Design AMBA_AXI_ram, start of the top module:
module AMBA_AXI_ram
#(
	parameter ID_WIDTH = 4,
	parameter ADDR_WIDTH = 8,
	parameter DATA_WIDTH = 16,
	parameter BRESP_WIDTH = 3,
	parameter WR_MEM_DELAY = 0,
	parameter RD_MEM_DELAY = 0
)
(
	clk,
	rst_n,
	s_axi_awvalid,
	s_axi_awready,
	s_axi_awid,
	s_axi_awaddr,
	s_axi_awlen,
	s_axi_awsize,
	s_axi_awburst, 							 
	s_axi_wvalid,
	s_axi_wready,
	s_axi_wdata,
	s_axi_wstrb, 
	s_axi_wlast,
	s_axi_bvalid,
	s_axi_bready,
	s_axi_bid,
	s_axi_bresp,
	s_axi_arvalid,
	s_axi_arready,
	s_axi_arid,
	s_axi_araddr,
	s_axi_arlen,
	s_axi_arsize,
	s_axi_arburst,
	s_axi_rvalid,
	s_axi_rready,
	s_axi_rid,
	s_axi_rdata,
	s_axi_rresp,
	s_axi_rlast
);
For scale: roughly 7200 cells after synthesis, roughly 2100 flip-flops, ~110 I/O pins, roughly 0.095 sq mm of cells after synthesis.
clock: 5.19 ns
lec_check: 0
cap_margin: 20
core_margin: 2
core_utilization: 40
slew_margin: 20
run.sh (not shown) runs the stock make flow with config.mk's settings and CLKGATE_MAP_FILE=.
The baseline finished clean.
Rerun with:
--- a/flow/config.mk
+++ b/flow/config.mk
@@ -10 +10,2 @@
-export CORE_UTILIZATION = 40
+export CORE_UTILIZATION = 57
+export CTS_CLUSTER_SIZE = 11
@@ -11,0 +13 @@
+export TNS_END_PERCENT = 20
==> flow/constraint.sdc (replaced) <==
create_clock -name core_clock -period 2.89 [get_ports {clk}]
set_input_delay 0.5780 -clock core_clock [delete_from_list [all_inputs] [get_ports {clk}]]
set_output_delay 0.5780 -clock core_clock [all_outputs]
set_load 0.01 [all_outputs]
What happened: The new run completed, yet does not pass: negative setup slack; routed wire length is higher by 5.2%; sequential cell count stays the same; total power went up by 87%; worst setup slack loses 1.5 ns; final cell count grows by 1.9%; clock-buffer cell count goes down by 12; utilization grows by 28 points; final area grows by 12%; global-route usage climbs by 22 points; synthesized cell count stays the same.
Rerun with:
--- a/flow/config.mk
+++ b/flow/config.mk
@@ -10,2 +10,3 @@
-export CORE_UTILIZATION = 57
-export CTS_CLUSTER_SIZE = 11
+export CORE_UTILIZATION = 65
+export CTS_CLUSTER_SIZE = 57
+export SETUP_SLACK_MARGIN = -0.35
@@ -13 +13,0 @@
-export TNS_END_PERCENT = 20
==> flow/constraint.sdc (replaced) <==
create_clock -name core_clock -period 3.72 [get_ports {clk}]
set_input_delay 0.7440 -clock core_clock [delete_from_list [all_inputs] [get_ports {clk}]]
set_output_delay 0.7440 -clock core_clock [all_outputs]
set_load 0.01 [all_outputs]
The changed run finished but fails on negative setup slack.
Final area goes down by 8.6%.
Routed wire length came out lower by 8.3%.
Combinational power came out lower by 35%.
Utilization grows by 2.9 points.
Area after synthesis does not change.
Sequential cell count does not change.
Die area falls by 12%.
Count of clock-buffer cells in the layout came out lower by 17.
Via count drops by 3.7%.
Global-route usage increases by 3.6 points.
Rerun with:
--- a/flow/config.mk
+++ b/flow/config.mk
@@ -8,0 +9 @@
+export CORE_ASPECT_RATIO = 0.87
@@ -10,3 +11,3 @@
-export CORE_UTILIZATION = 65
-export CTS_CLUSTER_SIZE = 57
-export SETUP_SLACK_MARGIN = -0.35
+export CORE_UTILIZATION = 58
+export CTS_CLUSTER_DIAMETER = 69
+export MAX_ROUTING_LAYER = met5
@@ -13,0 +15 @@
+export TNS_END_PERCENT = 15
==> flow/constraint.sdc (replaced) <==
create_clock -name core_clock -period 4.02 [get_ports {clk}]
set_input_delay 0.8040 -clock core_clock [delete_from_list [all_inputs] [get_ports {clk}]]
set_output_delay 0.8040 -clock core_clock [all_outputs]
set_load 0.01 [all_outputs]
What happened:
- The new run finished with negative setup slack left
- routed wire length stays flat
- setup slack gets better by 0.28 ns
- maximum frequency came out lower by 0.48%
- cell area hardly moves
- hold slack gets better by 0.092 ns
- clock-buffer cell count came out higher by 4
- power came out lower by 8.5%
- critical path depth came out lower by 4
- synthesized area is unchanged
- final cell count came out higher by 2.6%
- synthesized cell count is unchanged

* * *

Starting RTL as in the previous note.
make LEC_CHECK=0 ABC_AREA=0 CAP_MARGIN=40 CELL_PAD_IN_SITES_DETAIL_PLACEMENT=1 CORE_MARGIN=2 CORE_UTILIZATION=67 CTS_CLUSTER_DIAMETER=57 GPL_TIMING_DRIVEN=1 MAX_ROUTING_LAYER=met5 PLACE_DENSITY_LB_ADDON=0.23 SETUP_SLACK_MARGIN=1.92 SLEW_MARGIN=35 TNS_END_PERCENT=40 finish   # period 8.15 ns
The baseline never finished: it broke off in global routing.
Edit:
CAP_MARGIN = 20   (was 40)
CELL_PAD_IN_SITES_DETAIL_PLACEMENT = not set   (was 1)
CORE_UTILIZATION = 49   (was 67)
CTS_CLUSTER_DIAMETER = not set   (was 57)
GPL_ROUTABILITY_DRIVEN = 0   (was not set)
GPL_TIMING_DRIVEN = 0   (was 1)
MAX_ROUTING_LAYER = not set   (was met5)
PLACE_DENSITY_LB_ADDON = 0.15   (was 0.23)
SETUP_SLACK_MARGIN = not set   (was 1.92)
SLEW_MARGIN = 20   (was 35)
TNS_END_PERCENT = not set   (was 40)
clock period = 5.5 ns   (was 8.15 ns; I/O delays follow)
The new run did not get past global routing.
Die area goes up by about 36%.
Area after synthesis is unchanged.
Synthesized cell count is unchanged.

* * *

== the baseline ==
AMBA_AXI_ram again, from the RTL that the note above started with.
clock: 8.74 ns
lec_check: 0
cap_margin: 15
cell_pad_in_sites_global_placement: 3
core_margin: 7
core_utilization: 30
cts_cluster_diameter: 208
cts_cluster_size: 14
place_density_lb_addon: 0.19
slew_margin: 20
The baseline | status: complete | timing, DRC, antenna: pass
Changes in the candidate relative to the baseline:
- removing PLACE_DENSITY_LB_ADDON (formerly 0.19)
- changing CORE_UTILIZATION from 30 to 47
- changing CORE_MARGIN from 7 to 2
- removing CTS_CLUSTER_DIAMETER (formerly 208)
- removing CELL_PAD_IN_SITES_GLOBAL_PLACEMENT (formerly 3)
- removing CTS_CLUSTER_SIZE (formerly 14)
- changing CAP_MARGIN from 15 to 20
- changing the clock period (ns, I/O delays scaled along) from 8.74 to 5.19
==> comparison <==
In summary, the candidate completed successfully, with a layout that passed the timing, design-rule and antenna checks. The final core utilization of the candidate is higher than that of the baseline. Setup slack (the candidate over the baseline): decrease, 2.90 ns. Looking at class of the worst hold path, the input pin to async pin result is from the candidate; the flop to flop one comes from the baseline. The candidate against the baseline: total wirelength of the detailed-routed design shrank by 6.7%, height of the chip fell about 21%.
Power figures rest on the tool's default switching activity, not on a simulated workload.
